Design calc, start of the top module:
module calc(
    input clk,  
    input rst_n,  
    input [7:0] num,
    input [2:0] op,
    input start,
    output reg [15:0] result,
    output reg [15:0] display_val,  
    output [2:0] led_op,  
    output reg stop
);
reg [15:0] local_result;
reg local_stop;
localparam ADD = 3'd6;
localparam SUB = 3'd5;
localparam MUL = 3'd4;
localparam DIV = 3'd1;
localparam ENT = 3'd2;
localparam CLR = 3'd3;
reg [15:0] a, b;
reg [2:0] local_op;
assign led_op = local_op;  
wire [15:0] res_add, res_sub, res_mul, res_div;
i16_add u_add(.a(a), .b(b), .valid_in(1'b1), .sum(res_add), .carry_out(), .ready_out());
i16_sub u_sub(.a(a), .b(b), .valid_in(1'b1), .diff(res_sub), .borrow_out(), .ready_out());
i16_mul u_mul(.a(a), .b(b), .valid_in(1'b1), .prod(res_mul), .ready_out());
i16_div u_div(.a(a), .b(b), .valid_in(1'b1), .quot(res_div), .ready_out());
localparam S_INPUT_A = 2'b00;
localparam S_INPUT_B = 2'b01;
reg [2:0] state;
always @(posedge clk) begin
	if (~rst_n) begin
    	local_stop <= 0;
        a <= 0;
        b <= 0;
        local_result <= 0;
        display_val <= 0;
        local_op <= 0;
        state <= S_INPUT_A;
    end else begin
        if (~start&local_stop) begin
        local_stop <= 0;
        end else if (start&~local_stop) begin
            case (state)
            S_INPUT_A: begin
                if (op == CLR) begin
                    a <= 0; b <= 0; display_val <= 0; local_result <= 0; local_op <= 0;
                end else if (op == ADD || op == SUB || op == MUL || op == DIV) begin
                    local_op <= op;
                    b <= 0;
                    state <= S_INPUT_B;
                end else if (op == 0) begin
                    a <= a * 16'd10 + {8'd0, num};
                    display_val <= a * 16'd10 + {8'd0, num};
                end
            end
            S_INPUT_B: begin
                if (op == CLR) begin
  ...
For scale: ~87 flip-flops, roughly 33000 µm² of cells after synthesis.
clock: 55.0 ns
lec_check: 0
abc_area: 0
cap_margin: 20
core_margin: 2
core_utilization: 20
cts_cluster_diameter: 386
cts_cluster_size: 100
gpl_timing_driven: 0
slew_margin: 0
tns_end_percent: 5
run.sh (not shown) runs the stock make flow with config.mk's settings and CLKGATE_MAP_FILE=.
Edit:
- CORE_UTILIZATION: 20 -> 41
- CTS_CLUSTER_DIAMETER: 386 -> 179
- GPL_TIMING_DRIVEN: 0 -> not set
Effect: The new run completed without violations. Utilization rose by 22 points. Area after synthesis does not change. Routed wire length went down by 1.4%. Clock skew is about the same. Cell area falls by 8.9%. Sequential cell count does not change. Sequential share of layout area is higher by 0.36 points. Count of clock-buffer cells in the layout fell by 1. First-iteration DRC count came out higher by 4.1%.

========
== build 93 ==
calc again, from the RTL that the note above started with.
make LEC_CHECK=0 CAP_MARGIN=20 CORE_MARGIN=2 CORE_UTILIZATION=20 PLACE_DENSITY=0.6 SLEW_MARGIN=20 finish   # period 56.7 ns
Inputs modified between build 93 and build 61:
Settings: ABC_AREA newly set to 1; CORE_UTILIZATION changed from 20 to 72; CTS_CLUSTER_DIAMETER newly set to 392; the clock period (ns, I/O delays scaled along) changed from 56.7 to 16.7.
### Flow results
- The flow ran to completion for all of build 93 and build 61 but build 61, which stopped partway.
- Build 61: DPL-0033 in 3_5_place_dp -> run aborted
- Relative to build 93, the post-synthesis sequential area ratio of build 61 is lower by 0.18 points.
- Build 61 reports a lower floorplan die area than build 93 does.
- Relative to build 93, build 61 degrades area after synthesis.
- From build 93 to build 61 the numbers moved as follows: basic-gate share of the synthesized area counting and, or, nand and nor cells grew by 11 points, chip area estimate from yosys synthesis grew by about 3.5%, synthesized cell count grew by about 20%.
- Comparing build 61 and build 93, the higher unique cell type count in the Yosys netlist is on build 93.
Relative to build 61, the following input files were edited for build 7:
Settings: PLACE_DENSITY now 0.41, was 0.6; CTS_CLUSTER_SIZE now 95, previously not set.
Re post-synthesis average cell area: no difference whatsoever between build 7 and build 61.
Diff build 61 -> build 7: number of flops mapped to enable cells by yosys essentially unchanged, register bit count reported by yosys essentially unchanged, yosys stat chip area held.
Re synthesized cell count: no difference whatsoever between build 61 and build 7.
Number of placed I/O pins: build 7 vs build 61 identical
Adder and majority gate portion of the synthesized area delta (build 61 -> build 7): insignificant
Comparing build 7 against build 61, there is no change at all in register area share after synthesis.
Build 7 did not finish: a tool error stopped it during 3_5_place_dp.
Comparing build 61 against build 7, there is no change at all in die size.
The following lists how build 71 was set up differently from build 7:
Settings: CORE_UTILIZATION: 72 -> 59; PLACE_DENSITY: 0.41 -> unset; CTS_CLUSTER_DIAMETER: 392 -> unset; CTS_CLUSTER_SIZE: 95 -> unset; ABC_AREA: 1 -> unset; the clock period (ns, I/O delays scaled along): 16.7 -> 29.2.
Sort build 7 and build 71 by area after synthesis asc -> top: build 71. On number of unique standard cell types used by synthesis: build 71 sits above build 7. Die size (higher): build 71. Summary: with build 7 as the reference, synthesized cell count in build 71 moved down by more than 10%. FAIL build 71 @ 5_1_grt: tool exited with error. Build 7 -> build 71: number of nets produced by synthesis decreased by more than 10%. Cmp build 7 and build 71 / fraction of the mapped netlist area in adder cells / higher: build 71. The placement row count in build 7 is 0.919 times that in build 71. For final weighted congestion in routability-driven placement, dividing the value from build 71 by the value from build 7 gives 0.902.
Changes in build 43 relative to build 71:
Settings: setting CTS_CLUSTER_SIZE to 75 for the first time; setting SETUP_SLACK_MARGIN to 2.83 for the first time; changing CORE_UTILIZATION from 59 to 70; changing the clock period (ns, I/O delays scaled along) from 29.2 to 47.8.
Findings:
- The layout from build 43, despite a flow that completed every stage, fails the layout checks, with the failing checks listed as max-capacitance violations, max-slew violations, negative setup slack.
- Count of standard-cell rows sits lower in build 43 than in build 71.
- Compared with build 71, in build 43 pre-CTS setup slack shows an increase of 18.30 ns; die extent in x -about 8%.
- Number of setup buffers added after CTS: build 43 < build 71
- Diff build 71 -> build 43: area inside the core boundary moved down, cell resize tally after clock tree synthesis now larger.

========
calc again, from the RTL that the note above started with.
## calc
module calc(
    input clk,  
    input rst_n,  
    input [7:0] num,
    input [2:0] op,
    input start,
    output reg [15:0] result,
    output reg [15:0] display_val,  
    output [2:0] led_op,  
    output reg stop
);
reg [15:0] local_result;
reg local_stop;
localparam ADD = 3'd6;
localparam SUB = 3'd5;
localparam MUL = 3'd4;
localparam DIV = 3'd1;
localparam ENT = 3'd2;
localparam CLR = 3'd3;
reg [15:0] a, b;
reg [2:0] local_op;
assign led_op = local_op;  
wire [15:0] res_add, res_sub, res_mul, res_div;
i16_add u_add(.a(a), .b(b), .valid_in(1'b1), .sum(res_add), .carry_out(), .ready_out());
i16_sub u_sub(.a(a), .b(b), .valid_in(1'b1), .diff(res_sub), .borrow_out(), .ready_out());
i16_mul u_mul(.a(a), .b(b), .valid_in(1'b1), .prod(res_mul), .ready_out());
i16_div u_div(.a(a), .b(b), .valid_in(1'b1), .quot(res_div), .ready_out());
localparam S_INPUT_A = 2'b00;
localparam S_INPUT_B = 2'b01;
reg [2:0] state;
always @(posedge clk) begin
	if (~rst_n) begin
    	local_stop <= 0;
        a <= 0;
        b <= 0;
  ...
export LEC_CHECK = 0
export ABC_AREA = 0
export CAP_MARGIN = 20
export CORE_MARGIN = 2
export CORE_UTILIZATION = 62
export CTS_CLUSTER_DIAMETER = 386
export CTS_CLUSTER_SIZE = 100
export SLEW_MARGIN = 0
export TNS_END_PERCENT = 5
create_clock -name core_clock -period 55.0 [get_ports {clk}]
Change:
--- a/flow/config.mk
+++ b/flow/config.mk
@@ -8 +7,0 @@
-export ABC_AREA = 0
@@ -9,0 +9 @@
+export CORE_ASPECT_RATIO = 0.5
@@ -11,4 +11,4 @@
-export CORE_UTILIZATION = 62
-export CTS_CLUSTER_DIAMETER = 386
-export CTS_CLUSTER_SIZE = 100
-export SLEW_MARGIN = 0
+export CORE_UTILIZATION = 40
+export PLACE_DENSITY = 0.6
+export SETUP_SLACK_MARGIN = -2.0
+export SLEW_MARGIN = 20
After rerunning: The new run ran to the end with no violations. Wire length went up by about 8%. Synthesized area is unchanged. Sequential cell count is unchanged. Non-clock buffer count went down by 17. Global-route usage went down by 12 points. Setup slack got worse by 1100 ps.
Change:
--- a/flow/config.mk
+++ b/flow/config.mk
@@ -11 +11 @@
-export CORE_UTILIZATION = 40
+export CORE_UTILIZATION = 70
@@ -13 +12,0 @@
-export SETUP_SLACK_MARGIN = -2.0
@@ -15 +14 @@
-export TNS_END_PERCENT = 5
+export TNS_END_PERCENT = 15
=> Routed wire length goes down by about 5%. Hold slack is worse by 5.0 ps. Final area stays flat. Final cell count goes down by 7.9%. First-iteration DRC count goes up by 46%. Area after synthesis stays the same. Setup slack is better by 250 ps.

========
Setup of build 51:
The RTL this note starts from:
==> flow/design.v <==
module half_addr(
    input a,
    input b,
    output sum,
    output carry  
);
assign sum = a ^ b;
assign carry = a & b;
endmodule
module full_addr(
    input a,
    input b,
    input cin,  
    output sum,
    output carry  
);
assign sum = a ^ b ^ cin;
assign carry = (a & b) | (cin & (a ^ b));
endmodule
module i4_addr(
    input  [3:0] a,           
    input  [3:0] b,           
    input        cin,         
    input        valid_in,    
    output [3:0] sum,         
    output       group_g,     
    output       group_p,     
    output       ready_out    
);
wire [3:0] g, p;
assign g = a & b;           
assign p = a | b;           
wire c1, c2, c3;
assign c1 = g[0] | (p[0] & cin);
assign c2 = g[1] | (p[1] & g[0]) | (p[1] & p[0] & cin);
assign c3 = g[2] | (p[2] & g[1]) | (p[2] & p[1] & g[0]) | (p[2] & p[1] & p[0] & cin);
assign group_g = g[3] | (p[3] & g[2]) | (p[3] & p[2] & g[1]) | (p[3] & p[2] & p[1] & g[0]);
assign group_p = p[3] & p[2] & p[1] & p[0];
assign sum[0] = a[0] ^ b[0] ^ cin;
assign sum[1] = a[1] ^ b[1] ^ c1;
assign sum[2] = a[2] ^ b[2] ^ c2;
assign sum[3] = a[3] ^ b[3] ^ c3;
reg ready_out_reg;
always @(*) begin
    if (valid_in) begin
        ready_out_reg = 1'b1;
    end else begin
        ready_out_reg = 1'b0;
    end
end
assign ready_out = ready_out_reg;
endmodule
module i8_addr(
    input  [7:0] a,           
    input  [7:0] b,           
    input        cin,         
    input        valid_in,    
    output [7:0] sum,         
    output       group_g,     
    output       group_p,     
    output       ready_out    
);
wire [3:0] a_low  = a[3:0];
wire [3:0] a_high = a[7:4];
wire [3:0] b_low  = b[3:0];
wire [3:0] b_high = b[7:4];
wire c4;                
wire g_low, p_low;      
wire g_high, p_high;    
wire ready_low, ready_high;
i4_addr cla_low(
    .a(a_low), .b(b_low), .cin(cin), .valid_in(valid_in),
    .sum(sum[3:0]), .group_g(g_low), .group_p(p_low), .ready_out(ready_low)
);
i4_addr cla_high(
    .a(a_high), .b(b_high), .cin(c4), .valid_in(valid_in),
    .sum(sum[7:4]), .group_g(g_high), .group_p(p_high), .ready_out(ready_high)
);
assign c4 = g_low | (p_low & cin);
assign group_g = g_high | (p_high & g_low);
assign group_p = p_high & p_low;
assign ready_out = ready_low & ready_high;
endmodule
module i16_add(
    input  [15:0] a,          
    input  [15:0] b,          
    input        valid_in,    
    output [15:0] sum,        
    output       carry_out,   
    output       ready_out    
);
wire [7:0] a_low  = a[7:0];   
wire [7:0] a_high = a[15:8];  
wire [7:0] b_low  = b[7:0];
wire [7:0] b_high = b[15:8];
wire c0, c8;                
wire g_low, p_low;          
wire g_high, p_high;        
wire ready_low, ready_high; 
assign c0 = 1'b0;           
i8_addr cla_low_8bit(
    .a(a_low), .b(b_low), .cin(c0), .valid_in(valid_in),
    .sum(sum[7:0]), .group_g(g_low), .group_p(p_low), .ready_out(ready_low)
);
i8_addr cla_high_8bit(
    .a(a_high), .b(b_high), .cin(c8), .valid_in(valid_in),
    .sum(sum[15:8]), .group_g(g_high), .group_p(p_high), .ready_out(ready_high)
);
assign c8 = g_low | (p_low & c0);                   
assign carry_out = g_high | (p_high & g_low) | (p_high & p_low & c0);  
assign ready_out = ready_low & ready_high;
endmodule
module i16_sub(
    input  [15:0] a,          
    input  [15:0] b,          
    input        valid_in,    
    output [15:0] diff,       
    output       borrow_out,  
    output       ready_out    
);
wire [15:0] b_neg = ~b;  
wire [7:0] a_low  = a[7:0];
wire [7:0] a_high = a[15:8];
wire [7:0] b_low  = b_neg[7:0];
wire [7:0] b_high = b_neg[15:8];
wire c0, c8;               
wire g_low, p_low;         
wire g_high, p_high;       
wire ready_low, ready_high;
wire carry_result;
assign c0 = 1'b1;           
i8_addr cla_low_8bit(
    .a(a_low), .b(b_low), .cin(c0), .valid_in(valid_in),
    .sum(diff[7:0]), .group_g(g_low), .group_p(p_low), .ready_out(ready_low)
);
i8_addr cla_high_8bit(
    .a(a_high), .b(b_high), .cin(c8), .valid_in(valid_in),
    .sum(diff[15:8]), .group_g(g_high), .group_p(p_high), .ready_out(ready_high)
);
assign c8 = g_low | (p_low & c0);
assign carry_result = g_high | (p_high & g_low) | (p_high & p_low & c0);
assign borrow_out = ~carry_result;
assign ready_out = ready_low & ready_high;
endmodule
module i16_mul(
    input signed [15:0] a,    
    input signed [15:0] b,    
    input        valid_in,
    output signed [15:0] prod,  
    output       ready_out
);
wire sign_a = a[15];
wire sign_b = b[15];
wire sign_res = sign_a ^ sign_b;
wire [15:0] abs_a = sign_a ? (~a + 1'b1) : a;
wire [15:0] abs_b = sign_b ? (~b + 1'b1) : b;
reg [15:0] abs_prod;
integer i;
always @(*) begin
    abs_prod = 16'd0;
    for(i = 0; i < 16; i = i + 1) begin
        if(abs_b[i]) begin
            abs_prod = abs_prod + (abs_a << i);
        end
    end
end
assign prod = sign_res ? (~abs_prod + 1'b1) : abs_prod;
assign ready_out = valid_in;
endmodule
module i16_div(
    input signed [15:0] a,    
    input signed [15:0] b,    
    input        valid_in,
    output signed [15:0] quot,  
    output       ready_out
);
wire sign_a = a[15];
wire sign_b = b[15];
wire sign_res = sign_a ^ sign_b;
wire [15:0] abs_a = sign_a ? (~a + 1'b1) : a;
wire [15:0] abs_b = sign_b ? (~b + 1'b1) : b;
reg [15:0] abs_quot;
reg [31:0] temp_r;  
integer i;
always @(*) begin
    temp_r = 32'd0;
    if (abs_b == 0) begin
        abs_quot = 16'hFFFF;  
    end else begin
        abs_quot = 16'd0;
        temp_r = 32'd0;
        for(i = 15; i >= 0; i = i - 1) begin
            temp_r = temp_r << 1;
            temp_r[0] = abs_a[i];  
            if(temp_r >= {16'd0, abs_b}) begin
                temp_r = temp_r - {16'd0, abs_b};
                abs_quot[i] = 1'b1;
            end
        end
    end
end
assign quot = sign_res ? (~abs_quot + 1'b1) : abs_quot;
assign ready_out = valid_in;
endmodule
module calc(
    input clk,  
    input rst_n,  
    input [7:0] num,
    input [2:0] op,
    input start,
    output reg [15:0] result,
    output reg [15:0] display_val,  
    output [2:0] led_op,  
    output reg stop
);
reg [15:0] local_result;
reg local_stop;
localparam ADD = 3'd6;
localparam SUB = 3'd5;
localparam MUL = 3'd4;
localparam DIV = 3'd1;
localparam ENT = 3'd2;
localparam CLR = 3'd3;
reg [15:0] a, b;
reg [2:0] local_op;
assign led_op = local_op;  
wire [15:0] res_add, res_sub, res_mul, res_div;
i16_add u_add(.a(a), .b(b), .valid_in(1'b1), .sum(res_add), .carry_out(), .ready_out());
i16_sub u_sub(.a(a), .b(b), .valid_in(1'b1), .diff(res_sub), .borrow_out(), .ready_out());
i16_mul u_mul(.a(a), .b(b), .valid_in(1'b1), .prod(res_mul), .ready_out());
i16_div u_div(.a(a), .b(b), .valid_in(1'b1), .quot(res_div), .ready_out());
localparam S_INPUT_A = 2'b00;
localparam S_INPUT_B = 2'b01;
reg [2:0] state;
always @(posedge clk) begin
	if (~rst_n) begin
    	local_stop <= 0;
        a <= 0;
        b <= 0;
        local_result <= 0;
        display_val <= 0;
        local_op <= 0;
        state <= S_INPUT_A;
    end else begin
        if (~start&local_stop) begin
        local_stop <= 0;
        end else if (start&~local_stop) begin
            case (state)
            S_INPUT_A: begin
                if (op == CLR) begin
                    a <= 0; b <= 0; display_val <= 0; local_result <= 0; local_op <= 0;
                end else if (op == ADD || op == SUB || op == MUL || op == DIV) begin
                    local_op <= op;
                    b <= 0;
                    state <= S_INPUT_B;
                end else if (op == 0) begin
                    a <= a * 16'd10 + {8'd0, num};
                    display_val <= a * 16'd10 + {8'd0, num};
                end
            end
            S_INPUT_B: begin
                if (op == CLR) begin
                    a <= 0; b <= 0; display_val <= 0; local_result <= 0; local_op <= 0;
                    state <= S_INPUT_A;
                end else if (op == ENT) begin
                    case (local_op)
                    ADD: begin local_result <= res_add; display_val <= res_add; end
                    SUB: begin local_result <= res_sub; display_val <= res_sub; end
                    DIV: begin local_result <= res_div; display_val <= res_div; end
                    MUL: begin local_result <= res_mul; display_val <= res_mul; end
                    endcase
                    a <= 0;
                    local_op <= 0;  
                    state <= S_INPUT_A;
                end else if (op == 0) begin
                    b <= b * 16'd10 + {8'd0, num};
                    display_val <= b * 16'd10 + {8'd0, num};
                end
            end
            endcase
            local_stop <= 1;
        end
    end
end
always @(posedge clk) begin
    result <= local_result;
    stop <= local_stop;
end
endmodule
export LEC_CHECK = 0
export CAP_MARGIN = 20
export CORE_ASPECT_RATIO = 1.78
export CORE_MARGIN = 2
export CORE_UTILIZATION = 61
export PLACE_DENSITY = 0.6
export SETUP_SLACK_MARGIN = -2.0
export SLEW_MARGIN = 20
create_clock -name core_clock -period 55.0 [get_ports {clk}]
Edits applied to the flow inputs when going from build 51 to build 86:
- swapping 61 for 40 in CORE_UTILIZATION
- putting TNS_END_PERCENT at 5 where nothing was set
- swapping 1.78 for 0.5 in CORE_ASPECT_RATIO
- putting HOLD_SLACK_MARGIN at 0.3 where nothing was set
--- outcome ---
Number of well taps grows by more than half when moving from build 51 to build 86.
The total length of routed wires of build 86 falls short of that of build 51 by about 7%.
Build 51 and build 86 all finish clean.
Any difference in sequential share of layout area between build 51 and build 86 is small enough to ignore.
Comparing build 86 against build 51, there is no change at all in count of sequential standard cells.
Relative to build 86, the following input files were edited for build 95:
- a change of SETUP_SLACK_MARGIN from -2.0 to 5.0
- a deleted TNS_END_PERCENT that had been 5
- a deleted HOLD_SLACK_MARGIN that had been 0.3
- a deleted CORE_ASPECT_RATIO that had been 0.5
- an added MAX_ROUTING_LAYER of met4
- a change of CORE_UTILIZATION from 40 to 61
==> results <==
Count of buffers added by post-CTS timing repair for setup in build 95 vs build 86: up 66. Compared with build 86, in build 95 non-clock buffer share of cell area now larger, via count now larger, setup TNS comparable, routed length on met2 now larger, core utilization now larger. Relative to build 86, critical path depth has increased by 9 in build 95.
Here is what was changed in the inputs of build 67 compared with build 95.
- putting CORE_ASPECT_RATIO at 0.5 where nothing was set
- putting TNS_END_PERCENT at 5 where nothing was set
- swapping 5.0 for -2.0 in SETUP_SLACK_MARGIN
- swapping 61 for 40 in CORE_UTILIZATION
Results
Build 67 | status: complete | timing, DRC, antenna: pass
Re number of nets in the layout: build 67 is about 1.2% down on build 95.
Compared with build 95, build 67 shows final non-filler cell area that has gone down by a few percent.
Going from build 95 to build 67, met3 wire length shows a reduction of 39%, total instance count after detailed placement shows an increase of 528.
Comparing build 67 and build 95, clock period minus worst slack is lower on build 95.
Build 95 → build 67: number of fill cells in the layout rose by 94%, wire length now smaller, top-level I/O count level.
Cell count of build 67 exceeds that of build 95 by a few percent.
Fraction of the cycle the final worst path needs, build 67 and build 95, higher one = build 67.
